File: flow/config.mk
export PLATFORM = sky130hd
export DESIGN_NAME = alu
export DESIGN_NICKNAME = alu
export VERILOG_FILES = /design/flow/design.v
export SDC_FILE = /design/flow/constraint.sdc
export NUM_CORES = 4
export LEC_CHECK = 0
export ABC_AREA = 1
export CAP_MARGIN = 0
export CELL_PAD_IN_SITES_GLOBAL_PLACEMENT = 0
export CORE_MARGIN = 3
export CORE_UTILIZATION = 64
export CTS_CLUSTER_DIAMETER = 342
export CTS_CLUSTER_SIZE = 95
export GPL_ROUTABILITY_DRIVEN = 0
export GPL_TIMING_DRIVEN = 1
export HOLD_SLACK_MARGIN = -0.08
export PLACE_DENSITY_LB_ADDON = 0.23
export SLEW_MARGIN = 10
export TNS_END_PERCENT = 25
File: flow/constraint.sdc
create_clock -name core_clock -period 12.9 [get_ports {i_clk}]
set_input_delay 2.5800 -clock core_clock [delete_from_list [all_inputs] [get_ports {i_clk}]]
set_output_delay 2.5800 -clock core_clock [all_outputs]
set_load 0.01 [all_outputs]
File: flow/design.v
module alu #(
	parameter DATA_WIDTH = 32,
	parameter INST_WIDTH = 4
)(
	input                   i_clk,
	input                   i_rst_n,
	input  [DATA_WIDTH-1:0] i_data_a,
	input  [DATA_WIDTH-1:0] i_data_b,
	input  [INST_WIDTH-1:0] i_inst,
	input                   i_valid,
	output [DATA_WIDTH-1:0] o_data,
	output                  o_overflow,
	output                  o_valid
);
	reg [DATA_WIDTH - 1:0] o_data_r, o_data_w;
	reg o_overflow_r, o_overflow_w;
	reg o_valid_r, o_valid_w;
	reg [2 * DATA_WIDTH - 1:0] o_mul_temp;
	integer i;
	assign o_data = o_data_r;
	assign o_overflow = o_overflow_r;
	assign o_valid = o_valid_r;
	always @(*) begin
		if (i_valid) begin
			case (i_inst)
				4'd0: begin
					o_data_w = i_data_a + i_data_b;
					if (i_data_a[DATA_WIDTH - 1] && i_data_b[DATA_WIDTH - 1] && ~o_data_w[DATA_WIDTH - 1]) begin
						o_overflow_w = 1;
					end
					else if (~i_data_a[DATA_WIDTH - 1] && ~i_data_b[DATA_WIDTH - 1] && o_data_w[DATA_WIDTH - 1]) begin
						o_overflow_w = 1;
					end
					else begin
						o_overflow_w = 0;
					end
					o_valid_w = 1;
				end
				4'd1: begin
					o_data_w = i_data_a - i_data_b;
					if (~i_data_a[DATA_WIDTH - 1] && i_data_b[DATA_WIDTH - 1] && o_data_w[DATA_WIDTH - 1]) begin
						o_overflow_w = 1;
					end
					else if (i_data_a[DATA_WIDTH - 1] && ~i_data_b[DATA_WIDTH - 1] && ~o_data_w[DATA_WIDTH - 1]) begin
						o_overflow_w = 1;
					end
					else begin
						o_overflow_w = 0;
					end
					o_valid_w = 1;
				end
				4'd2: begin
					o_data_w = i_data_a * i_data_b;
					if ((i_data_a[DATA_WIDTH - 1] == i_data_b[DATA_WIDTH - 1]) && o_data_w[DATA_WIDTH - 1]) begin
						o_overflow_w = 1;
					end
					else if ((i_data_a[DATA_WIDTH - 1] != i_data_b[DATA_WIDTH - 1]) && ~o_data_w[DATA_WIDTH - 1]) begin
						o_overflow_w = 1;
					end
					else begin
						o_overflow_w = 0;
					end
					o_valid_w = 1;
				end
				4'd3: begin
					if (~i_data_a[DATA_WIDTH - 1] && i_data_b[DATA_WIDTH - 1]) begin
						o_data_w = i_data_a;
					end
					else if (i_data_a[DATA_WIDTH - 1] && ~i_data_b[DATA_WIDTH - 1]) begin
						o_data_w = i_data_b;
					end
					else if (i_data_a > i_data_b) begin
						o_data_w = i_data_a;
					end
					else begin
						o_data_w = i_data_b;
					end
					o_overflow_w = 0;
					o_valid_w = 1;
				end
				4'd4: begin
					if (~i_data_a[DATA_WIDTH - 1] && i_data_b[DATA_WIDTH - 1]) begin
						o_data_w = i_data_b;
					end
					else if (i_data_a[DATA_WIDTH - 1] && ~i_data_b[DATA_WIDTH - 1]) begin
						o_data_w = i_data_a;
					end
					else if (i_data_a < i_data_b) begin
						o_data_w = i_data_a;
					end
					else begin
						o_data_w = i_data_b;
					end
					o_overflow_w = 0;
					o_valid_w = 1;
				end
				4'd5: begin
					{o_overflow_w, o_data_w} = i_data_a + i_data_b;
					o_valid_w = 1;
				end
				4'd6: begin
					o_data_w = i_data_a - i_data_b;
					if (i_data_a < i_data_b) begin
						o_overflow_w = 1;
					end
					else begin
						o_overflow_w = 0;
					end
					o_valid_w = 1;
				end
				4'd7: begin
					o_mul_temp = i_data_a * i_data_b;
					o_overflow_w = 0;
					for (i = DATA_WIDTH; i < 2 * DATA_WIDTH; i = i + 1) begin
						if (o_mul_temp[i]) begin
							o_overflow_w = 1;
						end
					end
					o_data_w = o_mul_temp[DATA_WIDTH - 1:0];
					o_valid_w = 1;
				end
				4'd8: begin
					if (i_data_a > i_data_b) begin
						o_data_w = i_data_a;
					end
					else begin
						o_data_w = i_data_b;
					end
					o_overflow_w = 0;
					o_valid_w = 1;
				end
				4'd9: begin
					if (i_data_a < i_data_b) begin
						o_data_w = i_data_a;
					end
					else begin
						o_data_w = i_data_b;
					end
					o_overflow_w = 0;
					o_valid_w = 1;
				end
				4'd10: begin
					o_data_w = i_data_a & i_data_b;
					o_overflow_w = 0;
					o_valid_w = 1;
				end
				4'd11: begin
					o_data_w = i_data_a | i_data_b;
					o_overflow_w = 0;
					o_valid_w = 1;
				end
				4'd12: begin
					o_data_w = (i_data_a & ~i_data_b) | (~i_data_a & i_data_b);
					o_overflow_w = 0;
					o_valid_w = 1;
				end
				4'd13: begin
					o_data_w = ~i_data_a;
					o_overflow_w = 0;
					o_valid_w = 1;
				end
				4'd14: begin
					for (i = 0; i < DATA_WIDTH; i = i + 1) begin
						o_data_w[i] = i_data_a[DATA_WIDTH - 1 - i];
					end
					o_overflow_w = 0;
					o_valid_w = 1;
				end
				default: begin
					o_overflow_w = 0;
					o_data_w = 0;
					o_valid_w = 1;
				end
			endcase
		end
		else begin
			o_overflow_w = 0;
			o_data_w = 0;
			o_valid_w = 0;
		end
	end
	always @(posedge i_clk or negedge i_rst_n) begin
		if (~i_rst_n) begin
			o_data_r <= 0;
			o_overflow_r <= 0;
			o_valid_r <= 0;
		end
		else begin
			o_data_r <= o_data_w;
			o_overflow_r <= o_overflow_w;
			o_valid_r <= o_valid_w;
		end
	end
endmodule
File: flow/run.sh
#!/bin/bash
# the make line also repeats each setting of config.mk as NAME=value (left out here)
make -C /OpenROAD-flow-scripts/flow DESIGN_CONFIG=/design/flow/config.mk WORK_HOME=/design/flow/orfs CLKGATE_MAP_FILE= finish
==> notes.md, run 1 <==
Flow results are below.

- Derived from the worst setup path, the maximum achievable clock frequency is 0.0910 GHz.
- STA classifies the critical path endpoint as a flip-flop.
- The area share of and/or/nand/nor cells after synthesis is 19.7%, for reference.
- For this run, the total global-route usage over all layers was measured as 41.7%.
- For reference, full adder, half adder and majority cells occupy 49.0% of the area reported after synthesis.
- The layout has 6097 filler cells.
- Sorting the synthesized cells by area gives the leading types as sky130_fd_sc_hd__fa_1, sky130_fd_sc_hd__inv_1, sky130_fd_sc_hd__nand2_1.
- The routed design has 154000 um of wire.
- The critical path ends at o_data_r[25].
- By count the netlist is led by sky130_fd_sc_hd__inv_1, sky130_fd_sc_hd__nand2_1, sky130_fd_sc_hd__fa_1.
- The number of endpoints failing setup at the final stage is 0, for reference.
- Pin placement for this block handled 105 I/O pins.
- For the finished layout, the period the worst path requires is 10.99 ns.
- The largest individual stage delay along the critical path comes from the cell sky130_fd_sc_hd__clkdlybuf4s50_1.
- The compound-gate portion of the synthesized area is 9.21%, for reference.
- The worst path uses 85.2% of the clock period.
- The area fraction in mux cells is 0%, for reference.
- For this run, asynchronously set or reset flops after synthesis account for 100%.
- Entering global routing, the biggest net connects 55 pins.
- The first global-routing pass estimated 241000 um of wire.
- The pre-antenna-repair detailed-routing pass consisted of 17 iterations.
- The mean cell area of the mapped netlist is 6.80 um^2, for reference.
- The number of nets in the synthesized netlist is 8081, for reference.
- After synthesis the cells add up to 0.0459 mm^2.
- The total CTS buffers is 5, for reference.
- The kind of cell with the highest combined delay along the critical path is adder cells.
- The die boundary height is 274 um, for reference.
- The hold-fix buffer count after cts is 0, for reference.
- Synthesis produced 6751 cells.
- The tool flagged a number of max-cap violations equal to 0.
- The cell-mix breakdown from Yosys lists the XOR/XNOR area share as 0.267%.
- Grouping non-sequential cells by family puts the most area in adder cells.
- According to the timing report, the critical path is launched from i_data_b[6].
- For this run the detailed placement stage logged an HPWL of 124000 um.
- The critical setup path kind is in -> reg, for reference.
- The maximum cell stage delay along the critical path is 1.01 ns, for reference.
- The post-synthesis cell count from yosys is 6751, for reference.
- The number of synthesized flops with an enable pin is 0, for reference.
- The TritonCTS clock tree is yes, for reference.
- The register bit total from synthesis is 34, for reference.
- The endpoint required time on the critical path is 13.11 ns, for reference.
- The count of routing violations after the opening detailed-route iteration is 5350, for reference.
- The stage-log warning count is 92, for reference.
- Per the post-route antenna check, the number of violating nets is 0.
- The peak fanout along the critical path is 19, for reference.
- The script logs the ratio of routed vias to standard cells as 5.76.
- The synthesis stats list as the most numerous cell sky130_fd_sc_hd__inv_1.
- The worst slew margin relative to its limit is 12.7%, for reference.
- The total die size is 0.0750 mm^2, for reference.
- Summed over all failing endpoints, the final setup total negative slack is 0 ns.
- The floorplan step set the die width to 274 um.
- The final route contains 43500 vias.
- The count of cells resized by post-cts repair is 0, for reference.
- The worst setup path is launched from a primary input.
- The count of buffering cells on the critical path with inverters included is 6, for reference.
- The number of placed instances, taps included, is 7547.
- The floorplan has 97 rows.
- The number of antenna violations at the first check in global routing is 5.
- The final count of hold timing violations is 0, for reference.
- No sink is reached through more buffers than the 2 on the longest clock path.
- In this run the number of cells on the critical path is 30.
- Leaving out filler cells and counting taps, the final layout contains 7556.
- After synthesis, the chip area reported by Yosys is 0.0459 mm^2.
- The remaining design rule violation count is 0, for reference.
- The total setup buffers inserted after CTS is 0, for reference.
- The detail-routed net length per standard cell is 20.4 um, for reference.
- Setup repair after global routing left no endpoint under its margin.
- In the Yosys report, the sequential cells make up 1.85% of the chip area.
- The cell sitting at the root of the clock tree is a sky130_fd_sc_hd__clkbuf_16.
- The most used flip-flop cell after synthesis is sky130_fd_sc_hd__dfrtp_1.
- The most critical min-delay path falls under in -> async.
- The region available for standard cell placement spans 0.0705 mm^2.
- The warning count from the yosys run is 1, for reference.
- After synthesis, the netlist uses 62 different library cells.
- The synthesis-to-layout area growth is 3.49%, for reference.
- Input and output buffers added on the ports amount to 104.
- The worst path arrival time is 11.20 ns, for reference.
- The via count of the first global-routing pass is 43900, for reference.
- The number of max-slew violations in the final report is 0, for reference.
- Among the stages of the critical path, the cell type that occurs most often is sky130_fd_sc_hd__fa_1.
- The CTS log lists the clock sinks for this run as 34.
- The global route total overflow is 0, for reference.
- The starting density of the core is 65.1%, for reference.
- The H-tree generated during clock tree synthesis spans 2 levels.
- The register clock-pin slew on the reported worst setup and hold paths is 0.07 ns, for reference.
- sky130_fd_sc_hd__fa_1 takes more of the synthesized area than any other cell.
- The count of nets after finishing is 7944, for reference.
- The run finished with no timing, DRC or antenna violations.
- The actual transition at the worst max-transition pin is 1.31 ns, for reference.
- Of the post-synthesis cell area, the dominant cell type holds 39.2%.
==> layout make-up <==
class | instances | area, um^2 | area share (%)
clock inverter | 2 | 37.5 | 0.0790
inverter | 2073 | 7780 | 16.4
sequential | 34 | 851 | 1.79
multi-input combinational | 4293 | 35900 | 75.5
timing repair buffer | 207 | 1650 | 3.47
antenna | 1 | 2.50 | 0.00527
clock buffer | 6 | 129 | 0.271
tap | 940 | 1180 | 2.48
==> per-layer routing <==
metal | global-route usage (%) | up-vias | wire (um)
li1 | - | 19200 | -
met1 | 53.2 | 20500 | 55200
met2 | 62.5 | 3051 | 64700
met3 | 13.7 | 743 | 22800
met4 | 23.7 | 8 | 11200
met5 | 0.197 | - | 49
==> metrics by stage <==
stage	hold WS, ns	setup slack [ns]	utilization, %	area, um^2
floorplan	2.28	3.70	-	45900
global route	2.51	1.66	67.4	47500
detailed placement	2.79	1.89	67.1	47300
CTS	2.46	2.17	67.4	47500
global placement	2.77	1.84	67.1	47300
finish	2.47	1.91	67.4	47500
==> inputs of run 2 (changes only) <==
- ABC_AREA: 1 -> unset
- CAP_MARGIN: 0 -> 20
- CELL_PAD_IN_SITES_GLOBAL_PLACEMENT: 0 -> unset
- CORE_MARGIN: 3 -> 2
- CORE_UTILIZATION: 64 -> 72
- CTS_CLUSTER_DIAMETER: 342 -> unset
- CTS_CLUSTER_SIZE: 95 -> unset
- GPL_ROUTABILITY_DRIVEN: 0 -> unset
- GPL_TIMING_DRIVEN: 1 -> unset
- HOLD_SLACK_MARGIN: -0.08 -> unset
- PLACE_DENSITY_LB_ADDON: 0.23 -> 0.2
- SETUP_SLACK_MARGIN: unset -> 1.26
- SLEW_MARGIN: 10 -> 20
- TNS_END_PERCENT: 25 -> unset
- clock period: 12.9 -> 9.73 ns (I/O delays scaled with it)
==> notes.md, run 2 <==
Notes on the physical implementation.

- The total die size is 0.0576 mm^2 (-23%), for reference.
- The global route total overflow is 1199, for reference.
- The clock net sink count is 34 (unchanged), for reference.
- The fraction of the yosys area taken by sequential cells was 2.12% (+0.27 points).
- The worst slack after detailed placement is -1.09 ns (-2.98 ns), for reference.
- The compound-gate portion of the synthesized area is 12.5% (+3.3 points), for reference.
- The starting density of the core is 72.8% (+7.7 points), for reference.
- The most used flip-flop cell after synthesis is sky130_fd_sc_hd__dfrtp_1, for reference.
- The number of placed instances with taps included is 6189 (-18%), for reference.
- The mean cell area of the mapped netlist is 8.08 um^2 (+19%), for reference.
- The core area is 0.0551 mm^2 (-22%), for reference.
- The die width came to 240 um (-12%).
- The half-perimeter wire length after placement is 143000 um (+16%), for reference.
- The most instantiated library cell after synthesis is sky130_fd_sc_hd__inv_1, for reference.
- The number of port buffers was 104 (unchanged).
- The run stopped with a tool error.
- The proportion of netlist area held by the largest area contributor is 44.8% (+5.7 points), for reference.
- The synthesis run identifies the leading combinational cell family as adder cells.
- After synthesis, the cell types taking the most area are sky130_fd_sc_hd__fa_1, sky130_fd_sc_hd__ha_1, sky130_fd_sc_hd__inv_1.
- The xor and xnor fraction of the mapped netlist area came to 1.38% (+1.1 points).
- The stopping stage is global routing, for reference.
- The total CTS buffers was 5 (unchanged).
- The adder-cell share of the synthesized area is 56.1% (+7.1 points), for reference.
- The area share of and/or/nand/nor cells after synthesis is 15.3% (-4.4 points), for reference.
- The first error in the log reads "[ERROR GRT-0116] Global routing finished with congestion. Check the congestion regions in the DRC Viewer".
- The depth of the CTS H-tree came to 2 (unchanged).
- The cell type with the largest total area is sky130_fd_sc_hd__fa_1, for reference.
- The share of flip-flops with an asynchronous set or reset is 100% (unchanged).
- The number of synthesized flops with an enable pin is 0 (unchanged), for reference.
- The die boundary height was 240 um (-12%).
- The boundary pin count was 105 (unchanged).
- The weighted congestion at the end of routability-driven global placement is 1.21, for reference.
- The area fraction in mux cells is 0.256% (+0.26 points), for reference.
- The post-synthesis cell count from yosys is 4961 (-27%), for reference.
- After synthesis, the most frequently instantiated cells are sky130_fd_sc_hd__inv_1, sky130_fd_sc_hd__nor2_1, sky130_fd_sc_hd__fa_1.
- The count of standard-cell rows came to 86 (-11%).
- The number of nets in the synthesized netlist is 6291 (-22%).
- The register bit total from synthesis is 34 (unchanged).
- The netlist area before placement was 0.0401 mm^2 (-13%).
- The distinct cell type count of the synthesized netlist came to 79 (+27%).
- The warning count from the yosys run came to 1 (unchanged).
- The buffer type at the clock tree root is sky130_fd_sc_hd__clkbuf_16, for reference.
- The Yosys chip area is 0.0401 mm^2 (-13%), for reference.
- Global routing consumed, over all layers together, 90.3% of the routing resources.
- The number of buffers on the longest clock path was 2 (unchanged).
- The cell count after synthesis is 4961 (-27%).
-- run 2: stage by stage --
stage / hold slack, ns / util (%) / instance area, um^2
detailed placement: 2.40 / 86.1 / 47400
floorplan: 1.65 / - / 41000
CTS: 2.09 / 90.7 / 50000
global placement: 2.37 / 86.1 / 47400
-- run 2: repair_timing --
action,in CTS
pin swaps,133
setup endpoints to repair,21
gates cloned,13
hold buffers,0
gates resized,529
setup buffers,83
-- run 2: layer usage --
metal | overflow | GRT usage, %
met1 | 35 | 86.0
met5 | 8 | 61.7
met2 | 690 | 103
met4 | 419 | 96.4
met3 | 47 | 80.5
==> inputs of run 3 (changes only) <==
- CORE_UTILIZATION: 72 -> 68
- CTS_CLUSTER_DIAMETER: unset -> 213
- CTS_CLUSTER_SIZE: unset -> 97
- PLACE_DENSITY_LB_ADDON: 0.2 -> unset
- SETUP_SLACK_MARGIN: 1.26 -> unset
- clock period: 9.73 -> 7.13 ns (I/O delays scaled with it)
==> notes.md, run 3 <==
Notes on the physical implementation.

- The depth of the CTS H-tree is 2 (unchanged), for reference.
- The area fraction in mux cells was 0.256% (unchanged).
- The warning count from the yosys run is 1 (unchanged), for reference.
- The fraction of the yosys area taken by sequential cells was 2.12% (unchanged).
- The area share of and/or/nand/nor cells after synthesis is 15.3% (unchanged), for reference.
- The number of port buffers came to 104 (unchanged).
- The total die size is 0.0609 mm^2 (+5.8%), for reference.
- Across every metal layer, demand over resource in global routing totals 80.1%.
- The first error in the log reads "[ERROR GRT-0116] Global routing finished with congestion. Check the congestion regions in the DRC Viewer".
- The core area is 0.0587 mm^2 (+6.5%), for reference.
- The number of buffers on the longest clock path is 2 (unchanged), for reference.
- After synthesis, the most frequently instantiated cells are sky130_fd_sc_hd__inv_1, sky130_fd_sc_hd__nor2_1, sky130_fd_sc_hd__fa_1.
- The adder-cell share of the synthesized area came to 56.1% (unchanged).
- The boundary pin count was 105 (unchanged).
- The post-synthesis cell count from yosys came to 4961 (unchanged).
- The compound-gate portion of the synthesized area is 12.5% (unchanged), for reference.
- The most instantiated library cell after synthesis is sky130_fd_sc_hd__inv_1, for reference.
- The cell type with the largest total area is sky130_fd_sc_hd__fa_1, for reference.
- The largest family of logic cells by area is adder cells, for reference.
- The register bit total from synthesis is 34 (unchanged), for reference.
- The starting density of the core came to 68.3% (-4.5 points).
- The die width came to 247 um (+2.8%).
- The clock net sink count is 34 (unchanged).
- The weighted congestion at the end of routability-driven global placement is 1.14 (-6.0%), for reference.
- The Yosys chip area is 0.0401 mm^2 (unchanged), for reference.
- The stopping stage is global routing, for reference.
- The number of synthesized flops with an enable pin is 0 (unchanged).
- The xor and xnor fraction of the mapped netlist area is 1.38% (unchanged), for reference.
- The cell count after synthesis is 4961 (unchanged).
- Summed over all layers, the global routing overflow is 350.
- In the post-synthesis netlist, the biggest area contributors are sky130_fd_sc_hd__fa_1, sky130_fd_sc_hd__ha_1, sky130_fd_sc_hd__inv_1.
- The hold-fix buffer count after cts was 0 (unchanged).
- The total cell area at the placement stage is 0.0482 mm^2 (+1.6%).
- The mean cell area of the mapped netlist is 8.08 um^2 (unchanged), for reference.
- The die boundary height came to 247 um (+2.8%).
- The netlist area before placement is 0.0401 mm^2 (unchanged), for reference.
- The number of nets in the synthesized netlist came to 6291 (unchanged).
- The proportion of netlist area held by the largest area contributor was 44.8% (unchanged).
- The run stopped with a tool error.
- The distinct cell type count of the synthesized netlist is 79 (unchanged), for reference.
- The share of flip-flops with an asynchronous set or reset is 100% (unchanged), for reference.
- The commonest register cell is sky130_fd_sc_hd__dfrtp_1.
- The half-perimeter wire length after placement is 145000 um (+1.6%), for reference.
- Clock tree synthesis selected as its root buffer the cell sky130_fd_sc_hd__clkbuf_16.
- The count of standard-cell rows is 89 (+3.5%).
- The total CTS buffers is 5 (unchanged).
## run 3: metrics by stage
stage	hold slack, ns	std cells	utilization [%]	worst slack (ns)
after global placement	1.85	6278	82.1	-2.71
after floorplan	1.13	4961	-	-1.56
after CTS	1.58	6387	87.1	-2.33
after detailed placement	1.87	6278	82.1	-2.85
## run 3: repair_timing
item,4_1_cts
endpoints found under the setup margin,24
pin swaps,168
setup buffers,101
gates resized,646
endpoints found under the hold margin,0
cloned,8
## run 3: routing by layer
metal	GRT usage, %	GRT overflow
met1	79.2	9
met2	94.6	162
met3	67.7	14
met4	79.6	162
met5	41.3	3
==> inputs of run 4 (changes only) <==
- CTS_CLUSTER_DIAMETER: 213 -> unset
- CTS_CLUSTER_SIZE: 97 -> unset
- SETUP_SLACK_MARGIN: unset -> 1.32
- clock period: 7.13 -> 10.8 ns (I/O delays scaled with it)
==> notes.md, run 4 <==
Flow results are below.

- The xor and xnor fraction of the mapped netlist area came to 1.38% (unchanged).
- The post-synthesis cell count from yosys is 4961 (unchanged), for reference.
- Max-cap violations in this run came to 0.
- The actual transition at the worst max-transition pin is 1.33 ns, for reference.
- The depth of the CTS H-tree came to 2 (unchanged).
- In the CTS report, the clock slew at the register clock pins of the worst setup and hold paths is listed as 0.06 ns.
- The mean cell area of the mapped netlist is 8.08 um^2 (unchanged), for reference.
- Dividing the detail-routed via count by the number of cells gives 7.14.
- The total CTS buffers is 5 (unchanged), for reference.
- The cell with the biggest individual delay on the critical path is sky130_fd_sc_hd__fa_1, for reference.
- The die width is 247 um (unchanged), for reference.
- The count of standard-cell rows is 89 (unchanged), for reference.
- The number of synthesized flops with an enable pin is 0 (unchanged), for reference.
- Post-synth the commonest register cell is sky130_fd_sc_hd__dfrtp_1.
- The distinct cell type count of the synthesized netlist is 79 (unchanged), for reference.
- The stage-log warning count is 97, for reference.
- The global route total overflow is 0, for reference.
- After layout, the worst setup slack is 0.347 ns.
- The proportion of netlist area held by the largest area contributor was 44.8% (unchanged).
- The netlist area before placement is 0.0401 mm^2 (unchanged), for reference.
- The boundary pin count is 105 (unchanged).
- In this run the remaining antenna-violating nets after routing total 0.
- After the last flow step, the layout net total stands at 6618.
- Among cell families on the critical path, the largest total delay comes from adder cells.
- Yosys reports that the most numerous cell types are sky130_fd_sc_hd__inv_1, sky130_fd_sc_hd__nor2_1, sky130_fd_sc_hd__fa_1.
- Between the synthesized netlist and the finished layout, the area growth was recorded as 19.1%.
- The number of placed instances with taps included is 5905 (-5.9%), for reference.
- The clock net sink count is 34 (unchanged), for reference.
- The core area is 0.0587 mm^2 (unchanged), for reference.
- Max-slew check failures listed in the final report amount to 0.
- The half-perimeter wire length after placement is 136000 um (-6.5%), for reference.
- The Yosys chip area came to 0.0401 mm^2 (unchanged).
- Global routing consumed, over all layers together, 59.1% of the routing resources.
- The warning count from the yosys run was 1 (unchanged).
- The critical path capture point is o_overflow_r, for reference.
- The share of flip-flops with an asynchronous set or reset is 100% (unchanged).
- The number of antenna violations at the first check in global routing was 27.
- The maximum cell stage delay along the critical path is 0.60 ns, for reference.
- The number of buffers on the longest clock path is 2 (unchanged), for reference.
- The count of vias placed by the detailed router is 43400, for reference.
- The cell type with the largest total area is sky130_fd_sc_hd__fa_1, for reference.
- The number of nets in the synthesized netlist came to 6291 (unchanged).
- The die boundary height is 247 um (unchanged).
- Endpoints failing hold in the final report were tallied at 0.
- Per the detailed-route log, wirelength across all metal layers totals 201000 um.
- The final report lists the setup-violating endpoint count as 0.
- The via count of the first global-routing pass is 42000.
- The fraction of the yosys area taken by sequential cells came to 2.12% (unchanged).
- The total iterations of the first detailed-routing run is 23, for reference.
- The critical path in this run is classified as in -> reg.
- The report shows a maximum critical-path fanout of 5.
- The flow ran to the end and the layout has no timing, DRC or antenna violations.
- The area fraction in mux cells is 0.256% (unchanged), for reference.
- Setup repair after global routing could not meet its margin everywhere.
- The hold-fix buffer count after cts was 0 (unchanged).
- The worst slew margin relative to its limit is 10.8%, for reference.
- The endpoint required time on the critical path is 10.95 ns, for reference.
- After detailed routing, the number of remaining DRC violations is 0.
- The adder-cell share of the synthesized area is 56.1% (unchanged).
- TritonCTS built the clock tree.
- Sorting the synthesized cells by area gives the leading types as sky130_fd_sc_hd__fa_1, sky130_fd_sc_hd__ha_1, sky130_fd_sc_hd__inv_1.
- The starting density of the core is 68.3% (unchanged), for reference.
- The worst slack after detailed placement is -0.365 ns (+2.48 ns), for reference.
- The total number of cells along the worst setup path is 29, for reference.
- Detailed-route iteration 0 reported a violation count of 9142.
- The worst path arrival time is 10.61 ns, for reference.
- The global-route wire length before repair is 259000 um, for reference.
- The most instantiated library cell after synthesis is sky130_fd_sc_hd__inv_1, for reference.
- The element type at the critical path start is a primary input, for reference.
- The shortest period the worst path allows is 10.45 ns, for reference.
- The count of buffering cells on the critical path with inverters included is 6, for reference.
- The detail-routed net length per standard cell is 33.0 um, for reference.
- The register bit total from synthesis was 34 (unchanged).
- Per STA, the startpoint of the critical path is i_data_a[19].
- The compound-gate portion of the synthesized area is 12.5% (unchanged), for reference.
- The critical path endpoint category is a flip-flop, for reference.
- For reference, the top logic cell family by area is adder cells.
- Excluding fillers, the count of instances in the completed layout stands at 6086.
- Counting the fill cells in the layout gives 3515.
- The cell count after synthesis is 4961 (unchanged).
- The area share of and/or/nand/nor cells after synthesis is 15.3% (unchanged), for reference.
- The cell with the most instances on the worst path is sky130_fd_sc_hd__fa_1, for reference.
- The number of port buffers was 104 (unchanged).
- The pin count of the biggest net entering global routing is 40, for reference.
- STA reports the tightest min-delay check as being of type in -> async.
- The buffer type at the clock tree root is sky130_fd_sc_hd__clkbuf_16, for reference.
- The final period utilization is 96.8%, for reference.
- The weighted congestion at the end of routability-driven global placement is 1.14 (-0.34%), for reference.
- The achievable clock frequency is 0.0957 GHz, for reference.
- The total die size is 0.0609 mm^2 (unchanged), for reference.
- The final total negative setup slack is 0 ns, for reference.
[run 4: repair_timing]
item | 4_1_cts | 5_1_grt
pin swaps | 39 | 65
resized | 219 | 331
endpoints found under the setup margin | 13 | 14
buffers inserted | 50 | 76
cloned | 9 | 14
[run 4: cell type report]
cell class	instances	area, um^2	share of cell area (%)
well taps	773	967	2.02
multi-input cells	3615	35500	74.2
clock buffers	6	139	0.291
inverters	994	3950	8.27
flip-flops and latches	34	851	1.78
diodes	26	65.1	0.136
repair inverters	7	53.8	0.113
repair buffers	631	6280	13.1
[run 4: routing by layer]
metal	GRT usage (%)	vias to the layer above	share of wire, %
met3	30.4	2104	20
met5	1.72	-	0.92
met2	81.5	4834	37
met1	66.9	20300	29
met4	51.5	63	14
li1	-	16100	-
[run 4: metrics by stage]
stage / hold slack [ns] / util [%] / area [um^2]
5_1_grt: 2.33 / 81.4 / 47800
3_5_place_dp: 2.60 / 76.3 / 44700
2_1_floorplan: 1.86 / - / 40900
3_3_place_gp: 2.59 / 76.3 / 44700
4_1_cts: 2.30 / 78.4 / 46000
6_report: 2.28 / 81.4 / 47800
==> inputs of run 5 (changes only) <==
- ABC_AREA: unset -> 1
- CELL_PAD_IN_SITES_DETAIL_PLACEMENT: unset -> 2
- CELL_PAD_IN_SITES_GLOBAL_PLACEMENT: unset -> 2
- CORE_ASPECT_RATIO: unset -> 1.64
- CORE_MARGIN: 2 -> 5
- CORE_UTILIZATION: 68 -> 65
- CTS_CLUSTER_DIAMETER: unset -> 144
- MAX_ROUTING_LAYER: unset -> met4
- MIN_ROUTING_LAYER: unset -> met1
- PLACE_DENSITY_LB_ADDON: unset -> 0.25
- SETUP_SLACK_MARGIN: 1.32 -> 0.56
- SLEW_MARGIN: 20 -> 40
- clock period: 10.8 -> 6.55 ns (I/O delays scaled with it)
==> notes.md, run 5 <==
Notes on the physical implementation.

- The flow did not finish.
- The stopping stage is global placement without I/O, for reference.
- The tool reported: "[ERROR FLW-0024] Place density exceeds 1.0 (current PLACE_DENSITY_LB_ADDON =  0.25). Please check if the value of  PLACE_DENSITY_LB_ADDON is between 0 and 0.99".
- The register bit total from synthesis is 34 (unchanged), for reference.
- The mean cell area of the mapped netlist is 6.80 um^2 (-16%).
- By count the netlist is led by sky130_fd_sc_hd__inv_1, sky130_fd_sc_hd__nand2_1, sky130_fd_sc_hd__fa_1.
- The cell type with the largest total area is sky130_fd_sc_hd__fa_1, for reference.
- The most used flip-flop cell after synthesis is sky130_fd_sc_hd__dfrtp_1, for reference.
- The netlist area before placement came to 0.0459 mm^2 (+14%).
- The area fraction in mux cells is 0% (-0.26 points).
- The starting density of the core is 65.6% (-2.7 points), for reference.
- The die boundary height is 350 um (+42%), for reference.
- The number of synthesized flops with an enable pin is 0 (unchanged).
- The post-synthesis cell count from yosys is 6751 (+36%), for reference.
- The proportion of netlist area held by the largest area contributor is 39.2% (-5.7 points).
- The share of flip-flops with an asynchronous set or reset is 100% (unchanged), for reference.
- The count of standard-cell rows was 124 (+39%).
- The number of nets in the synthesized netlist is 8081 (+28%), for reference.
- The most instantiated library cell after synthesis is sky130_fd_sc_hd__inv_1, for reference.
- The cell count after synthesis is 6751 (+36%), for reference.
- The compound-gate portion of the synthesized area is 9.21% (-3.3 points), for reference.
- The warning count from the yosys run is 1 (unchanged), for reference.
- The total die size is 0.0762 mm^2 (+25%), for reference.
- The area share of and/or/nand/nor cells after synthesis is 19.7% (+4.4 points), for reference.
- The distinct cell type count of the synthesized netlist is 62 (-22%), for reference.
- The largest family of logic cells by area is adder cells, for reference.
- The xor and xnor fraction of the mapped netlist area is 0.267% (-1.1 points).
- The die width is 218 um (-12%), for reference.
- The fraction of the yosys area taken by sequential cells is 1.85% (-0.27 points), for reference.
- Yosys attributes the largest share of cell area to sky130_fd_sc_hd__fa_1, sky130_fd_sc_hd__inv_1, sky130_fd_sc_hd__nand2_1.
- The core area was 0.0700 mm^2 (+19%).
- The Yosys chip area is 0.0459 mm^2 (+14%).
- The adder-cell share of the synthesized area was 49.0% (-7.1 points).
==> inputs of run 6 (changes only) <==
- ABC_AREA: 1 -> unset
- CELL_PAD_IN_SITES_GLOBAL_PLACEMENT: 2 -> unset
- CORE_ASPECT_RATIO: 1.64 -> 1.58
- CORE_MARGIN: 5 -> 8
- CORE_UTILIZATION: 65 -> 40
- CTS_CLUSTER_DIAMETER: 144 -> unset
- GPL_TIMING_DRIVEN: unset -> 0
- MAX_ROUTING_LAYER: met4 -> unset
- MIN_ROUTING_LAYER: met1 -> unset
- PLACE_DENSITY_LB_ADDON: 0.25 -> unset
- SETUP_SLACK_MARGIN: 0.56 -> 2.99
- SLEW_MARGIN: 40 -> 20
- clock period: 6.55 -> 12.0 ns (I/O delays scaled with it)
==> notes.md, run 6 <==
Notes on the physical implementation.

- Of all cell types, the one taking the most synthesized area is sky130_fd_sc_hd__fa_1.
- The depth of the CTS H-tree is 2, for reference.
- The largest family of logic cells by area is adder cells, for reference.
- The netlist area before placement is 0.0401 mm^2 (-13%), for reference.
- The number of synthesized flops with an enable pin was 0 (unchanged).
- The total CTS buffers is 5, for reference.
- The core area is 0.0999 mm^2 (+43%).
- By instance count, the leading cell after synthesis is sky130_fd_sc_hd__inv_1.
- The die width is 268 um (+23%), for reference.
- The number of port buffers is 103, for reference.
- The half-perimeter wire length after placement is 222000 um, for reference.
- The clock net sink count is 34, for reference.
- The adder-cell share of the synthesized area is 56.1% (+7.1 points).
- 105 I/O pins were placed.
- The run stopped with a tool error.
- The cell count after synthesis is 4961 (-27%), for reference.
- The count of standard-cell rows was 146 (+18%).
- The number of nets in the synthesized netlist is 6291 (-22%), for reference.
- The starting density of the core came to 40.1% (-25 points).
- Per the synth stats, the flop cell with the highest instance count is sky130_fd_sc_hd__dfrtp_1.
- The total die size came to 0.111 mm^2 (+46%).
- The number of buffers on the longest clock path is 2, for reference.
- The register bit total from synthesis is 34 (unchanged), for reference.
- The post-synthesis cell count from yosys is 4961 (-27%), for reference.
- The Yosys chip area was 0.0401 mm^2 (-13%).
- Total global-route track usage over all layers is 68.2%.
- The compound-gate portion of the synthesized area is 12.5% (+3.3 points), for reference.
- The mean cell area of the mapped netlist is 8.08 um^2 (+19%), for reference.
- The tree is rooted in a sky130_fd_sc_hd__clkbuf_16.
- The xor and xnor fraction of the mapped netlist area is 1.38% (+1.1 points), for reference.
- The proportion of netlist area held by the largest area contributor is 44.8% (+5.7 points), for reference.
- The area fraction in mux cells is 0.256% (+0.26 points), for reference.
- The first error in the log reads "[ERROR GRT-0116] Global routing finished with congestion. Check the congestion regions in the DRC Viewer".
- The warning count from the yosys run is 1 (unchanged).
- The main area contributors are sky130_fd_sc_hd__fa_1, sky130_fd_sc_hd__ha_1, sky130_fd_sc_hd__inv_1.
- The fraction of the yosys area taken by sequential cells was 2.12% (+0.27 points).
- The share of flip-flops with an asynchronous set or reset is 100% (unchanged), for reference.
- The global route total overflow is 575, for reference.
- The distinct cell type count of the synthesized netlist was 79 (+27%).
- By count the netlist is led by sky130_fd_sc_hd__inv_1, sky130_fd_sc_hd__nor2_1, sky130_fd_sc_hd__fa_1.
- The weighted congestion at the end of routability-driven global placement is 1.14, for reference.
- The stopping stage is global routing, for reference.
- The die boundary height is 414 um (+18%).
- The area share of and/or/nand/nor cells after synthesis is 15.3% (-4.4 points), for reference.
run 6: through the flow:
step / util, % / setup WS (ns) / cell area, um^2 / cells
4_1_cts: 47.3 / 0.972 / 47300 / 6520
3_5_place_dp: 43.8 / -2.27 / 43700 / 6397
3_3_place_gp: 43.7 / -1.79 / 43700 / 6396
2_1_floorplan: - / 2.34 / 41000 / 4961
run 6: timing repair:
| item | 4_1_cts |
|---|---|
| hold buffers | 0 |
| resized | 903 |
| pin swaps | 108 |
| setup buffers | 114 |
| endpoints found under the setup margin | 33 |
| cloned | 2 |
run 6: per-layer routing:
layer	track usage [%]	GRT overflow
met5	29.6	0
met3	55.2	17
met1	65.8	3
met2	85.0	329
met4	67.0	226
==> inputs of run 7 (changes only) <==
- CELL_PAD_IN_SITES_DETAIL_PLACEMENT: 2 -> unset
- CORE_ASPECT_RATIO: 1.58 -> unset
- CORE_MARGIN: 8 -> 2
- GPL_TIMING_DRIVEN: 0 -> unset
- SETUP_SLACK_MARGIN: 2.99 -> -0.79
- clock period: 12.0 -> 11.8 ns (I/O delays scaled with it)
==> notes.md, run 7 <==
Flow results are below.

- The number of synthesized flops with an enable pin was 0 (unchanged).
- The buffer type at the clock tree root is sky130_fd_sc_hd__clkbuf_16, for reference.
- Measured on the finished design, the core utilization comes to 44.0%.
- The cell with the most instances on the worst path is sky130_fd_sc_hd__fa_1, for reference.
- Once iteration 0 of detailed routing completed, the report listed 3792 DRC markers.
- The number of warnings reported in the stage logs is 92.
- The Yosys chip area came to 0.0401 mm^2 (unchanged).
- The critical path capture point is o_overflow_r, for reference.
- The tool flagged a number of max-cap violations equal to 0.
- The actual transition at the worst max-transition pin is 1.15 ns, for reference.
- The synthesis-to-layout area growth is 9.39%, for reference.
- The detail-routed net length per standard cell is 25.7 um, for reference.
- The peak fanout along the critical path is 14, for reference.
- The total die size is 0.103 mm^2 (-7.3%), for reference.
- Post-route period utilization is reported as 103%.
- The area share of and/or/nand/nor cells after synthesis is 15.3% (unchanged), for reference.
- In the final report, the number of pins over their slew limit comes to 0.
- Sorting the synthesized cells by area gives the leading types as sky130_fd_sc_hd__fa_1, sky130_fd_sc_hd__ha_1, sky130_fd_sc_hd__inv_1.
- In the CTS report, the clock slew at the register clock pins of the worst setup and hold paths is listed as 0.05 ns.
- The wire length after detailed routing is 162000 um, for reference.
- The weighted congestion at the end of routability-driven global placement is 1.03 (-9.9%).
- The total cell area at the placement stage is 0.0437 mm^2 (-0.15%).
- The global-route wire length before repair is 245000 um, for reference.
- The starting density of the core is 40.2% (+0.086 points), for reference.
- The critical path starts at i_data_b[18].
- The most frequently used library cell after synthesis is sky130_fd_sc_hd__inv_1.
- The compound-gate portion of the synthesized area is 12.5% (unchanged).
- The count of cells resized by post-cts repair is 0 (-100%), for reference.
- The footprint of the multi-input gates is 0.0343 mm^2, for reference.
- The number of placed instances with taps included is 6294 (-1.6%), for reference.
- Setup violations remaining at the end of the flow were counted as 1.
- Grouping non-sequential cells by family puts the most area in adder cells.
- The worst path arrival time is 12.29 ns, for reference.
- The warning count from the yosys run is 1 (unchanged).
- The cell count after synthesis is 4961 (unchanged).
- The share of flip-flops with an asynchronous set or reset is 100% (unchanged), for reference.
- Once detail routing completed, the nets flagged for antenna violations numbered 0.
- The depth of the CTS H-tree was 2 (unchanged).
- The count of buffering cells on the critical path with inverters included is 5, for reference.
- Per the detail_route report, vias per standard cell equal 5.74.
- The die boundary height came to 321 um (-23%).
- The fraction of the yosys area taken by sequential cells was 2.12% (unchanged).
- The distinct cell type count of the synthesized netlist is 79 (unchanged).
- The number of nets in the synthesized netlist came to 6291 (unchanged).
- The synthesis report names the predominant flop master as sky130_fd_sc_hd__dfrtp_1.
- The count of standard-cell rows was 116 (-21%).
- The total CTS buffers came to 5 (unchanged).
- All stages included, the depth of the critical timing path comes to 28.
- The commonest cells after synthesis are sky130_fd_sc_hd__inv_1, sky130_fd_sc_hd__nor2_1, sky130_fd_sc_hd__fa_1.
- The total of fill cells in the finished design is 10100, for reference.
- The number of port buffers is 104 (+0.97%), for reference.
- The worst slew margin relative to its limit is 23.1%, for reference.
- Overall routing resource usage recorded by global route was 32.1%.
- The global route total overflow is 0, for reference.
- The detailed router placed 36200 vias in this run.
- The post-synthesis cell count from yosys was 4961 (unchanged).
- Sorting the Yosys area breakdown by cell type puts at the top sky130_fd_sc_hd__fa_1.
- The area fraction in mux cells came to 0.256% (unchanged).
- Looking at the critical path, the single cell with the biggest stage delay is sky130_fd_sc_hd__a211oi_1.
- The final total negative setup slack is -0.343 ns, for reference.
- The family with the most delay on the worst path is adder cells, for reference.
- The mean cell area of the mapped netlist is 8.08 um^2 (unchanged), for reference.
- The half-perimeter wire length after placement is 131000 um (-41%), for reference.
- The type recorded for the worst min-delay path is in -> async.
- In the log, the iteration count for the first detailed-route pass is 8.
- The register bit total from synthesis is 34 (unchanged), for reference.
- The worst slack after detailed placement is -0.190 ns (+2.08 ns), for reference.
- The reasons given for failing layout checks are setup timing.
- The clock net sink count was 34 (unchanged).
- The final count of hold timing violations is 0, for reference.
- The final instance area is 0.0439 mm^2, for reference.
- The worst setup path is launched from a primary input.
- The pin count of the biggest net entering global routing is 63, for reference.
- The achievable clock frequency is 0.0824 GHz, for reference.
- The setup path with the least slack is of type in -> reg.
- According to the timing report, the data required time at the worst endpoint equals 11.95 ns.
- The adder-cell share of the synthesized area is 56.1% (unchanged).
- In this design, the stage delay of the slowest critical-path cell is 0.94 ns.
- After layout, the worst setup slack is -0.343 ns.
- The via count of the first global-routing pass is 38100, for reference.
- The netlist area before placement came to 0.0401 mm^2 (unchanged).
- The flow ran to the end, but the layout failed its checks.
- The boundary pin count is 105 (unchanged), for reference.
- The hold-fix buffer count after cts is 0 (unchanged), for reference.
- The xor and xnor fraction of the mapped netlist area was 1.38% (unchanged).
- The total setup buffers inserted after CTS is 0 (-100%).
- The proportion of netlist area held by the largest area contributor is 44.8% (unchanged).
- The shortest period the worst path allows is 12.14 ns, for reference.
- Per the layout area report, the register area comes to 851 um^2.
- The critical path endpoint category is a flip-flop, for reference.
- The core area is 0.0997 mm^2 (-0.21%).
- The remaining design rule violation count is 0, for reference.
- The number of antenna violations at the first check in global routing came to 2.
- The TritonCTS clock tree is yes, for reference.
- The number of buffers on the longest clock path is 2 (unchanged), for reference.
- The count of nets after finishing is 6333, for reference.
- The die width is 321 um (+20%).
- For this run, the number of standard cells in the final layout without fillers is 6304.
[run 7: area by class of cell]
cell class / count / share of cell area, %
multi-input combinational: 3615 / 78.3
inverter: 994 / 8.50
timing repair buffer: 353 / 7.12
tap: 1298 / 3.70
sequential: 34 / 1.94
clock buffer: 5 / 0.285
clock inverter: 3 / 0.157
antenna: 2 / 0.0114
[run 7: through the flow]
stage	hold WS [ns]
3_3_place_gp	2.79
3_5_place_dp	2.79
6_report	2.48
2_1_floorplan	2.06
4_1_cts	2.49
5_1_grt	2.54
[run 7: per-layer routing]
layer	track usage (%)	share of wire, %
met4	16.4	6.4
met2	50.5	45
met5	0	0.017
met3	7.10	9.4
met1	41.5	39
==> inputs of run 8 (changes only) <==
- ABC_AREA: unset -> 1
- CAP_MARGIN: 20 -> 10
- CORE_UTILIZATION: 40 -> 51
- CTS_CLUSTER_DIAMETER: unset -> 337
- CTS_CLUSTER_SIZE: unset -> 48
- PLACE_DENSITY: unset -> 0.39
- SETUP_SLACK_MARGIN: -0.79 -> unset
- TNS_END_PERCENT: unset -> 15
- clock period: 11.8 -> 12.0 ns (I/O delays scaled with it)
==> notes.md, run 8 <==
Flow results are below.

- The die width came to 304 um (-5.2%).
- The clock net sink count came to 34 (unchanged).
- The area fraction in mux cells came to 0% (-0.26 points).
- The critical path in this run is classified as in -> reg.
- The total die size is 0.0925 mm^2 (-10%), for reference.
- The via density per instance is 5.48 (-4.5%), for reference.
- The register bit total from synthesis came to 34 (unchanged).
- The final total negative setup slack is 0 ns (+0.343 ns), for reference.
- The reported max-cap violation count came to 0 (unchanged).
- The depth of the CTS H-tree is 2 (unchanged), for reference.
- The total number of cells along the worst setup path is 30 (+7.1%), for reference.
- The compound-gate portion of the synthesized area came to 9.21% (-3.3 points).
- The number of max-slew violations in the final report is 0 (unchanged), for reference.
- The most used flip-flop cell after synthesis is sky130_fd_sc_hd__dfrtp_1, for reference.
- The core area is 0.0896 mm^2 (-10%).
- The pin count of the biggest net entering global routing is 54 (-14%).
- The mean cell area of the mapped netlist is 6.80 um^2 (-16%), for reference.
- The maximum cell stage delay along the critical path is 0.79 ns (-0.15 ns), for reference.
- The stage-log warning count was 95 (+3.3%).
- The element type at the critical path start is a primary input, for reference.
- The Yosys chip area is 0.0459 mm^2 (+14%).
- STA classifies the critical path endpoint as a flip-flop.
- The distinct cell type count of the synthesized netlist is 62 (-22%), for reference.
- The met1 layer wirelength in the final routing is 74300 um (+16%), for reference.
- The wire length after detailed routing is 189000 um (+16%), for reference.
- The count of vias placed by the detailed router is 42900 (+19%).
- The total cell area at the placement stage is 0.0478 mm^2 (+9.4%), for reference.
- The peak fanout along the critical path was 19 (+5).
- The remaining design rule violation count is 0 (unchanged), for reference.
- The final worst slack is 1.67 ns (+2.01 ns), for reference.
- The register clock-pin slew on the reported worst setup and hold paths is 0.10 ns (+0.05 ns), for reference.
- Per the CTS log, the root buffer master is sky130_fd_sc_hd__clkbuf_16.
- The count of buffering cells on the critical path with inverters included came to 9 (+4).
- The count of cells resized by post-cts repair is 0 (unchanged), for reference.
- The wire length on met2 is 81400 um (+12%).
- The number of buffers on the longest clock path was 2 (unchanged).
- The global-route wire length before repair is 283000 um (+16%).
- The adder-cell share of the synthesized area came to 49.0% (-7.1 points).
- The count of routing violations after the opening detailed-route iteration is 4488 (+18%), for reference.
- The final count of hold timing violations came to 0 (unchanged).
- The total setup buffers inserted after CTS is 0 (unchanged).
- The number of antenna violations at the first check in global routing was 9 (+7).
- The global route total overflow is 0 (unchanged).
- Among the non-sequential cells, adder cells take the most area.
- The overall track demand over capacity in global routing is 41.4% (+9.3 points), for reference.
- The die boundary height is 304 um (-5.2%), for reference.
- The detail-routed net length per standard cell was 24.1 um (-6.3%).
- The half-perimeter wire length after placement is 153000 um (+17%), for reference.
- The number of synthesized flops with an enable pin came to 0 (unchanged).
- The TritonCTS clock tree is yes, for reference.
- The total iterations of the first detailed-routing run is 6 (-2), for reference.
- The fraction of the yosys area taken by sequential cells is 1.85% (-0.27 points).
- Counting instances in the post-synthesis netlist gives the leading cell types as sky130_fd_sc_hd__inv_1, sky130_fd_sc_hd__nand2_1, sky130_fd_sc_hd__fa_1.
- The post-synthesis cell count from yosys is 6751 (+36%).
- The family with the most delay on the worst path is adder cells, for reference.
- The flow ran to the end and the layout has no timing, DRC or antenna violations.
- The number of endpoints failing setup at the final stage is 0 (-1).
- Ranked by total cell area, the synthesized netlist is headed by sky130_fd_sc_hd__fa_1, sky130_fd_sc_hd__inv_1, sky130_fd_sc_hd__nand2_1.
- The worst slew margin relative to its limit was 26.0% (+2.9 points).
- The total CTS buffers is 5 (unchanged), for reference.
- The count of standard-cell rows is 110 (-5.2%), for reference.
- The via count of the first global-routing pass is 43500 (+14%).
- The top metal layer carrying routed signals is met5, for reference.
- In this run the layout overhead on the synthesized area is reported as 4.44%.
- The boundary pin count is 105 (unchanged), for reference.
- The starting density of the core was 51.2% (+11 points).
- The actual transition at the worst max-transition pin is 1.08 ns (-0.0636 ns).
- The launching instance or port of the critical path is i_data_a[8], for reference.
- The endpoint required time on the critical path is 12.18 ns (+0.23 ns), for reference.
- The kind of path behind the tightest hold check is in -> async, for reference.
- The remaining antenna violation count was 0 (unchanged).
- The shortest period the worst path allows is 10.33 ns, for reference.
- The xor and xnor fraction of the mapped netlist area is 0.267% (-1.1 points), for reference.
- The share of flip-flops with an asynchronous set or reset is 100% (unchanged), for reference.
- The count of nets after finishing was 7974 (+26%).
- The proportion of netlist area held by the largest area contributor is 39.2% (-5.7 points).
- The netlist area before placement came to 0.0459 mm^2 (+14%).
- The area share of and/or/nand/nor cells after synthesis is 19.7% (+4.4 points), for reference.
- The cell count after synthesis came to 6751 (+36%).
- The warning count from the yosys run is 1 (unchanged).
- The critical path capture point is o_data_r[18], for reference.
- The worst slack after detailed placement is 1.44 ns (+1.63 ns), for reference.
- The largest individual stage delay along the critical path comes from the cell sky130_fd_sc_hd__o21ai_0.
- The worst path arrival time is 10.51 ns (-1.78 ns).
- The most instantiated library cell after synthesis is sky130_fd_sc_hd__inv_1, for reference.
- The final period utilization came to 86.1% (-17 points).
- The hold-fix buffer count after cts is 0 (unchanged), for reference.
- The cell type with the largest total area is sky130_fd_sc_hd__fa_1, for reference.
- The weighted congestion at the end of routability-driven global placement is 1.06 (+2.8%), for reference.
- Per the timing report, the achievable frequency comes out to 0.0968 GHz.
- The number of port buffers is 104 (unchanged).
- Setup repair after global routing left no endpoint under its margin.
- The number of nets in the synthesized netlist is 8081 (+28%), for reference.
- The final instance area is 0.0480 mm^2 (+9.3%), for reference.
- The wire length on met3 is 19600 um (+29%), for reference.
[run 8: through the flow]
step           hold slack [ns]  cells  utilization [%]
2_1_floorplan             2.10   6751                -
3_3_place_gp              2.60   7812             53.3
3_5_place_dp              2.61   7812             53.3
4_1_cts                   2.27   7820             53.5
5_1_grt                   2.30   7821             53.5
6_report                  2.26   7832             53.5
[run 8: metal layers]
metal,up-vias,track usage [%]
li1,19300,-
met3,547,8.96
met4,8,24.1
met2,2320,63.0
met5,-,0
met1,20800,54.4
[run 8: cell type report]
cell class / count / area [um^2]
Fill cell: 9066 / 41600
Multi-Input combinational cell: 4293 / 35900
Inverter: 2073 / 7780
Timing Repair Buffer: 237 / 1780
Tap cell: 1176 / 1470
Sequential cell: 34 / 851
Clock buffer: 6 / 139
Antenna cell: 11 / 27.5
Clock inverter: 2 / 12.5
==> inputs of run 9 (changes only) <==
- CAP_MARGIN: 10 -> 20
- CELL_PAD_IN_SITES_GLOBAL_PLACEMENT: unset -> 1
- CORE_MARGIN: 2 -> 7
- CTS_CLUSTER_DIAMETER: 337 -> 326
- CTS_CLUSTER_SIZE: 48 -> 95
- GPL_TIMING_DRIVEN: unset -> 0
- PLACE_DENSITY: 0.39 -> unset
- PLACE_DENSITY_LB_ADDON: unset -> 0.23
- SETUP_SLACK_MARGIN: unset -> -0.61
- SLEW_MARGIN: 20 -> 5
- TNS_END_PERCENT: 15 -> 25
- clock period: 12.0 -> 12.9 ns (I/O delays scaled with it)
==> notes.md, run 9 <==
Flow results are below.

- The weighted congestion at the end of routability-driven global placement is 1.08 (+2.3%).
- The mean cell area of the mapped netlist is 6.80 um^2 (unchanged), for reference.
- The area fraction in mux cells is 0% (unchanged).
- The area occupied by registers was 851 um^2 (unchanged).
- The proportion of netlist area held by the largest area contributor is 39.2% (unchanged), for reference.
- The count of routing violations after the opening detailed-route iteration is 7209 (+61%), for reference.
- The boundary pin count is 105 (unchanged), for reference.
- The largest family of logic cells by area is adder cells, for reference.
- The number of port buffers is 104 (unchanged), for reference.
- The global route total overflow is 0 (unchanged).
- The die boundary height is 314 um (+3.3%).
- The warning count from the yosys run was 1 (unchanged).
- The total die size was 0.0986 mm^2 (+6.7%).
- The buffer type at the clock tree root is sky130_fd_sc_hd__clkbuf_16, for reference.
- The clock net sink count is 34 (unchanged), for reference.
- The run finished with no timing, DRC or antenna violations.
- The starting density of the core is 51.7% (+0.47 points), for reference.
- The final period utilization came to 95.4% (+9.3 points).
- The depth of the CTS H-tree is 2 (unchanged), for reference.
- The largest total area in the synthesized netlist belongs to sky130_fd_sc_hd__fa_1.
- The most frequently used library cell after synthesis is sky130_fd_sc_hd__inv_1.
- The worst setup path is launched from a primary input.
- The count of cells resized by post-cts repair came to 0 (unchanged).
- The main area contributors are sky130_fd_sc_hd__fa_1, sky130_fd_sc_hd__inv_1, sky130_fd_sc_hd__nand2_1.
- The register bit total from synthesis is 34 (unchanged), for reference.
- The number of max-slew violations in the final report is 0 (unchanged), for reference.
- The count of buffering cells on the critical path with inverters included is 8 (-1), for reference.
- The detail-routed net length per standard cell came to 27.2 um (+13%).
- The pin count of the biggest net entering global routing is 35 (-35%), for reference.
- The maximum cell stage delay along the critical path is 0.86 ns (+0.07 ns), for reference.
- The compound-gate portion of the synthesized area came to 9.21% (unchanged).
- The slowest stage of the critical path belongs to the cell sky130_fd_sc_hd__clkdlybuf4s50_1.
- STA classifies the critical path endpoint as a flip-flop.
- The post-synthesis cell count from yosys came to 6751 (unchanged).
- The via count of the first global-routing pass is 44500 (+2.3%), for reference.
- The via density per instance is 5.75 (+4.9%), for reference.
- The footprint of the multi-input gates is 0.0359 mm^2 (about the same), for reference.
- The wire length after detailed routing was 219000 um (+16%).
- The actual transition at the worst max-transition pin is 1.39 ns (+0.305 ns), for reference.
- The hold-fix buffer count after cts is 0 (unchanged).
- The cell count after synthesis is 6751 (unchanged).
- The count of nets after finishing is 8199 (+2.8%), for reference.
- The total of fill cells in the finished design is 9023 (-0.47%), for reference.
- The final core area utilization was 54.8% (+1.3 points).
- The half-perimeter wire length after placement came to 187000 um (+22%).
- The remaining antenna violation count is 0 (unchanged), for reference.
- The total number of cells along the worst setup path is 28 (-6.7%), for reference.
- The global-route track usage on met1 is 59.3% (+4.9 points), for reference.
- The worst path arrival time came to 12.51 ns (+2.00 ns).
- The shortest period the worst path allows is 12.31 ns, for reference.
- The final count of hold timing violations is 0 (unchanged), for reference.
- Per the timing report, the achievable frequency comes out to 0.0813 GHz.
- The stage-log warning count is 92 (-3.2%), for reference.
- The layer with the highest usage is met2, for reference.
- The family with the most delay on the worst path is adder cells, for reference.
- The final instance area came to 0.0487 mm^2 (+1.5%).
- The total cell area at the placement stage is 0.0485 mm^2 (+1.4%), for reference.
- The area growth from synthesis to layout is 5.97%.
- According to the timing report, the critical path is launched from i_data_a[25].
- The endpoint required time on the critical path was 13.10 ns (+0.92 ns).
- The number of buffers on the longest clock path is 2 (unchanged), for reference.
- The netlist area before placement is 0.0459 mm^2 (unchanged).
- The Yosys chip area is 0.0459 mm^2 (unchanged), for reference.
- The share of flip-flops with an asynchronous set or reset is 100% (unchanged), for reference.
- The final total negative setup slack is 0 ns (unchanged).
- Setup repair after global routing left no endpoint under its margin.
- Sorting the synthesized cells by how often they occur yields sky130_fd_sc_hd__inv_1, sky130_fd_sc_hd__nand2_1, sky130_fd_sc_hd__fa_1.
- The total setup buffers inserted after CTS is 0 (unchanged).
- The number of nets in the synthesized netlist is 8081 (unchanged), for reference.
- The capture point of the critical path was reported as o_data_r[28].
- The area share of and/or/nand/nor cells after synthesis is 19.7% (unchanged).
- The remaining design rule violation count is 0 (unchanged).
- The register clock-pin slew on the reported worst setup and hold paths was 0.07 ns (-0.03 ns).
- The total iterations of the first detailed-routing run was 6 (unchanged).
- The count of vias placed by the detailed router came to 46300 (+7.8%).
- The number of antenna violations at the first check in global routing came to 13 (+4).
- The number of synthesized flops with an enable pin is 0 (unchanged).
- The global-route wire length before repair is 308000 um (+9.0%).
- The critical setup path kind is in -> reg, for reference.
- The fraction of the yosys area taken by sequential cells was 1.85% (unchanged).
- The commonest register cell is sky130_fd_sc_hd__dfrtp_1.
- The core area is 0.0888 mm^2 (-0.91%).
- The xor and xnor fraction of the mapped netlist area is 0.267% (unchanged), for reference.
- The adder-cell share of the synthesized area came to 49.0% (unchanged).
- The peak fanout along the critical path is 10 (-9), for reference.
- In this design, the critical path's most frequently occurring cell is sky130_fd_sc_hd__fa_1.
- The distinct cell type count of the synthesized netlist came to 62 (unchanged).
- The overall track demand over capacity in global routing came to 43.3% (+1.9 points).
- The met3 capacity usage during global routing is 13.9% (+4.9 points).
- The count of standard-cell rows is 109 (-0.91%), for reference.
- The total CTS buffers was 5 (unchanged).
- The reported max-cap violation count is 0 (unchanged), for reference.
- The type recorded for the worst min-delay path is in -> async.
- The number of endpoints failing setup at the final stage is 0 (unchanged), for reference.
- The worst slew margin relative to its limit is 7.55% (-18 points).
- The global routing met2 resource utilization is 60.4% (-2.6 points), for reference.
- The TritonCTS clock tree is yes, for reference.
- The die width is 314 um (+3.3%), for reference.
==> run 9: cell type report <==
class | count | share of cell area (%)
clock inverter | 1 | 0.0154
buffer | 351 | 2.88
multi-input combinational | 4293 | 73.7
timing repair buffer | 111 | 2.31
clock buffer | 6 | 0.265
tap | 1165 | 3.00
antenna | 9 | 0.0463
inverter | 2073 | 16.0
sequential | 34 | 1.75
==> run 9: per-stage QoR <==
stage                     hold slack [ns]  std cells  setup slack (ns)
after floorplan                      2.28       6751              3.70
after CTS                            2.43       8030              1.01
after global placement               3.06       8020             0.598
after global routing                 2.47       8034             0.640
after detailed placement             2.75       8023             0.694
final                                2.38       8043             0.593
==> run 9: layer usage <==
layer / part of all wire (%) / wire, um
met3: 14 / 31400
met5: 0.018 / 40
met4: 7.5 / 16400
met1: 39 / 85200
met2: 39 / 85700
==> inputs of run 10 (changes only) <==
- ABC_AREA: 1 -> unset
- CELL_PAD_IN_SITES_GLOBAL_PLACEMENT: 1 -> 0
- CORE_MARGIN: 7 -> 3
- CORE_UTILIZATION: 51 -> 72
- CTS_CLUSTER_DIAMETER: 326 -> 33
- CTS_CLUSTER_SIZE: 95 -> 37
- GPL_TIMING_DRIVEN: 0 -> 1
- TNS_END_PERCENT: 25 -> 5
- clock period: 12.9 -> 8.34 ns (I/O delays scaled with it)
==> notes.md, run 10 <==
Notes on the physical implementation.

- The boundary pin count is 105 (unchanged), for reference.
- The number of nets in the synthesized netlist is 6291 (-22%), for reference.
- The synthesis report names the predominant flop master as sky130_fd_sc_hd__dfrtp_1.
- The distinct cell type count of the synthesized netlist is 79 (+27%), for reference.
- Clock tree synthesis selected as its root buffer the cell sky130_fd_sc_hd__clkbuf_16.
- The flow did not finish.
- The compound-gate portion of the synthesized area was 12.5% (+3.3 points).
- The half-perimeter wire length after placement is 152000 um (-18%).
- By area the synthesized netlist is led by sky130_fd_sc_hd__fa_1, sky130_fd_sc_hd__ha_1, sky130_fd_sc_hd__inv_1.
- The first error in the log reads "[ERROR GRT-0116] Global routing finished with congestion. Check the congestion regions in the DRC Viewer".
- The number of buffers on the longest clock path is 2 (unchanged).
- The starting density of the core came to 73.7% (+22 points).
- The global route total overflow is 105, for reference.
- The number of synthesized flops with an enable pin is 0 (unchanged), for reference.
- The core area was 0.0545 mm^2 (-39%).
- The Yosys chip area is 0.0401 mm^2 (-13%), for reference.
- The cell type with the largest total area is sky130_fd_sc_hd__fa_1, for reference.
- The netlist area before placement is 0.0401 mm^2 (-13%).
- The total cell area at the placement stage is 0.0475 mm^2 (-2.0%).
- The total die size is 0.0586 mm^2 (-41%), for reference.
- The clock net sink count is 34 (unchanged).
- The mean cell area of the mapped netlist is 8.08 um^2 (+19%), for reference.
- The most instantiated library cell after synthesis is sky130_fd_sc_hd__inv_1, for reference.
- The hold-fix buffer count after cts is 0 (unchanged), for reference.
- The largest family of logic cells by area is adder cells, for reference.
- The depth of the CTS H-tree was 2 (unchanged).
- The number of placed instances with taps included is 6218 (-22%), for reference.
- The area fraction in mux cells is 0.256% (+0.26 points), for reference.
- The overall track demand over capacity in global routing is 71.4%, for reference.
- The share of flip-flops with an asynchronous set or reset is 100% (unchanged), for reference.
- The warning count from the yosys run is 1 (unchanged), for reference.
- The weighted congestion at the end of routability-driven global placement came to 1.21 (+12%).
- The area share of and/or/nand/nor cells after synthesis is 15.3% (-4.4 points), for reference.
- The adder-cell share of the synthesized area is 56.1% (+7.1 points), for reference.
- The register bit total from synthesis is 34 (unchanged), for reference.
- The proportion of netlist area held by the largest area contributor was 44.8% (+5.7 points).
- The xor and xnor fraction of the mapped netlist area is 1.38% (+1.1 points), for reference.
- The fraction of the yosys area taken by sequential cells is 2.12% (+0.27 points), for reference.
- The count of standard-cell rows is 85 (-22%), for reference.
- It got as far as global routing and failed there.
- The die width was 242 um (-23%).
- The number of port buffers is 104 (unchanged), for reference.
- The die boundary height is 242 um (-23%), for reference.
- The total CTS buffers is 5 (unchanged).
- The cell count after synthesis is 4961 (-27%), for reference.
- Counting instances in the post-synthesis netlist gives the leading cell types as sky130_fd_sc_hd__inv_1, sky130_fd_sc_hd__nor2_1, sky130_fd_sc_hd__fa_1.
- The post-synthesis cell count from yosys is 4961 (-27%), for reference.
==> run 10: per-stage QoR <==
stage	worst slack (ns)	setup TNS (ns)	hold slack [ns]
after floorplan	-0.609	-0.610	1.37
after global placement	-1.84	-18.11	2.09
after detailed placement	-2.06	-21.67	2.11
after CTS	-1.46	-12.67	1.81
==> run 10: routing by layer <==
metal,GRT usage (%),GRT overflow
met1,73.2,1
met2,89.4,54
met3,54.2,1
met4,69.7,49
met5,11.1,0
==> run 10: timing repair <==
item,4_1_cts
gates resized,88
cloned,0
pin swaps,18
setup endpoints to repair,15
setup buffers,6
